Design Runner2048, start of the top module:
module Runner2048 (board_clk, VGA_R, VGA_G, VGA_B, hsync, vsync, clk, blank_n, rst, inputnums);
Size in the first run: about 5100 cells after synthesis, roughly 34 I/O pins, about 0.044 mm² of cells after synthesis.
make LEC_CHECK=0 CAP_MARGIN=20 CORE_MARGIN=2 CORE_UTILIZATION=66 SETUP_SLACK_MARGIN=-0.31 SLEW_MARGIN=20 finish   # period 4.49 ns
run.sh (not shown) runs the stock make flow with config.mk's settings and CLKGATE_MAP_FILE=.
The first run finished but failed the layout checks on setup timing.
==> next run, changes <==
--- a/flow/config.mk
+++ b/flow/config.mk
@@ -9,4 +9,5 @@
 export CORE_MARGIN = 2
-export CORE_UTILIZATION = 66
+export CORE_UTILIZATION = 72
+export PLACE_DENSITY = 0.95
 export SETUP_SLACK_MARGIN = -0.31
-export SLEW_MARGIN = 20
+export SLEW_MARGIN = 40
This time the run never finished: it broke off in global routing with GRT-0116.
Synthesized cell count stays the same.
Die size decreases by 8.2%.
Synthesized area stays the same.

== alpha ==
Runner2048 again, from the RTL that the note above started with.
==> flow/design.v (excerpt) <==
module Runner2048 (board_clk, VGA_R, VGA_G, VGA_B, hsync, vsync, clk, blank_n, rst, inputnums);
clock: 8.22 ns
lec_check: 0
cap_margin: 25
core_aspect_ratio: 0.77
core_margin: 2
core_utilization: 50
cts_cluster_diameter: 318
cts_cluster_size: 53
min_routing_layer: met2
place_density_lb_addon: 0.27
setup_slack_margin: -0.39
slew_margin: 35
5_1_grt: alpha exited with error
diff inputs: alpha => beta
# alpha
export LEC_CHECK = 0
export CAP_MARGIN = 25
export CORE_ASPECT_RATIO = 0.77
export CORE_MARGIN = 2
export CORE_UTILIZATION = 50
export CTS_CLUSTER_DIAMETER = 318
export CTS_CLUSTER_SIZE = 53
export MIN_ROUTING_LAYER = met2
export PLACE_DENSITY_LB_ADDON = 0.27
export SETUP_SLACK_MARGIN = -0.39
export SLEW_MARGIN = 35
create_clock -name core_clock -period 8.22 [get_ports {board_clk}]
# beta
export LEC_CHECK = 0
export CAP_MARGIN = 20
export CORE_MARGIN = 2
export CORE_UTILIZATION = 61
export SETUP_SLACK_MARGIN = 2.39
export SLEW_MARGIN = 20
create_clock -name core_clock -period 8.69 [get_ports {board_clk}]
Findings:
beta was carried through to the last stage, and its layout satisfied the timing, DRC and antenna checks.
Share of synthesized cell area in and-or and or-and compound cells: alpha vs beta identical
The chip area in beta sits 18% below the value recorded for alpha.
Sort beta and alpha by floorplan core density asc -> top: alpha
Chip area in the Yosys report came out exactly the same in beta and alpha.
The global placer's final weighted congestion in beta was lower than what alpha gave.
Comparing alpha against beta, there is no change at all in fraction of synthesis flops using an asynchronous set or reset pin.
Summary: with alpha as the reference, y dimension of the die in beta moved up by a few percent.
Input changes introduced in gamma (baseline for comparison: beta):
# beta
export LEC_CHECK = 0
export CAP_MARGIN = 20
export CORE_MARGIN = 2
export CORE_UTILIZATION = 61
export SETUP_SLACK_MARGIN = 2.39
export SLEW_MARGIN = 20
create_clock -name core_clock -period 8.69 [get_ports {board_clk}]
# gamma
export LEC_CHECK = 0
export CAP_MARGIN = 20
export CORE_MARGIN = 2
export CORE_UTILIZATION = 65
export SETUP_SLACK_MARGIN = 1.22
export SLEW_MARGIN = 20
create_clock -name core_clock -period 4.82 [get_ports {board_clk}]
Findings:
As of gamma, overall die width had fallen by a few percent compared to beta.
In gamma, the met3 layer usage reported by global route came out 5.1 points above the value in beta.
Sort beta and gamma by number of fillers in the final layout asc -> top: gamma
gamma vs. beta: worst-case hold slack increased 0.010 ns, overall track demand over capacity in global routing increased 5.5 points.
Looking at time the final worst path needs with I/O delays and setup, gamma sits 1.44 ns lower than beta does.
Of beta and gamma, the lower final layout net count belongs to beta.
The run with more routed wire is gamma, not beta.
Looking at slowest cell on the critical path, the sky130_fd_sc_hd__dfrtp_2 result is from gamma; the sky130_fd_sc_hd__or4_1 one comes from beta.
Total power draw was higher in gamma than in beta.

Setup of build 69:
Starting RTL as in the previous note.
Settings: LEC_CHECK=0, ABC_AREA=1, CAP_MARGIN=20, CELL_PAD_IN_SITES_DETAIL_PLACEMENT=1, CORE_MARGIN=2, CORE_UTILIZATION=40, MIN_ROUTING_LAYER=met2, SLEW_MARGIN=20; clock period 20.0 ns.
Build 69 did not finish; a tool error ended it in global routing.
Inputs modified between build 69 and build 20:
Settings: clearing MIN_ROUTING_LAYER, which used to be met2; putting CTS_CLUSTER_DIAMETER at 397 where nothing was set; clearing CELL_PAD_IN_SITES_DETAIL_PLACEMENT, which used to be 1; swapping 40 for 72 in CORE_UTILIZATION; swapping 20.0 for 10.7 in the clock period (ns, I/O delays scaled along).
--- outcome ---
Number of instances in the synthesized netlist: build 20 vs build 69 identical
The run showing the smaller chip height is build 20.
Of build 69 and build 20, build 20 shows the lower number of placed instances, taps included, with build 69 above it.
Build 20 completed every stage of the flow, and the final layout passed the timing, DRC and antenna checks.
Min half-perimeter wire length of the detailed placement result across build 69 and build 20: build 20
Diff build 69 -> build 20: number of placement rows dropped 31; number of primary I/O pins barely changed; number of clock buffers inserted by TritonCTS dropped 9.
Build 20 vs build 69: die area down by more than a quarter
The final estimated routing congestion in global placement of build 20 falls short of that of build 69 by 0.092.
Input-level comparison between build 72 and build 20:
Settings: SETUP_SLACK_MARGIN: unset -> 2.12; PLACE_DENSITY: unset -> 0.4.
## What came out
- Having completed the whole flow, build 72 delivered a layout that passed the timing, DRC and antenna checks.
- Reported for build 20 and build 72, via count turned out identical to the last digit.
- ~same count of clock-buffer cells in the layout in build 20 and build 72
- Between build 72 and build 20, the worst stage delay on the critical path figures differ only marginally.
diff inputs: build 72 => build 43
Settings: clearing ABC_AREA, which used to be 1; clearing SETUP_SLACK_MARGIN, which used to be 2.12; swapping 72 for 70 in CORE_UTILIZATION; clearing PLACE_DENSITY, which used to be 0.4; putting CTS_CLUSTER_SIZE at 19 where nothing was set; clearing CTS_CLUSTER_DIAMETER, which used to be 397; swapping 10.7 for 4.17 in the clock period (ns, I/O delays scaled along).
## What came out
The sole clean run among build 43 and build 72 is build 72.
Build 43 never completed; the flow aborted with a tool error in global routing.
Total CTS buffers, build 43 and build 72, higher one = build 72.
Re arithmetic-cell share of the synthesized area counting full adders, half adders and majority gates: build 43 is 0.67 points up on build 72.
Die span in y delta for build 43 relative to build 72: 0.35% lower
Build 72 -> build 43: die area decreased slightly
Taking build 72 as the reference, in build 43 placement-stage cell area up 13%; width of the die down about 0.35%.
Cell count in the Yosys report: build 43 vs build 72 down 1,837
Compared with build 72, build 43 shows a higher xor and xnor fraction of the mapped netlist area.
[compare] base=build 72 new=build 43: half-perimeter wire length of the detailed placement result rose 4.2 mm, area after synthesis went down, synthesized cell count went down about 26%.
Power and IR drop assume default switching activity.
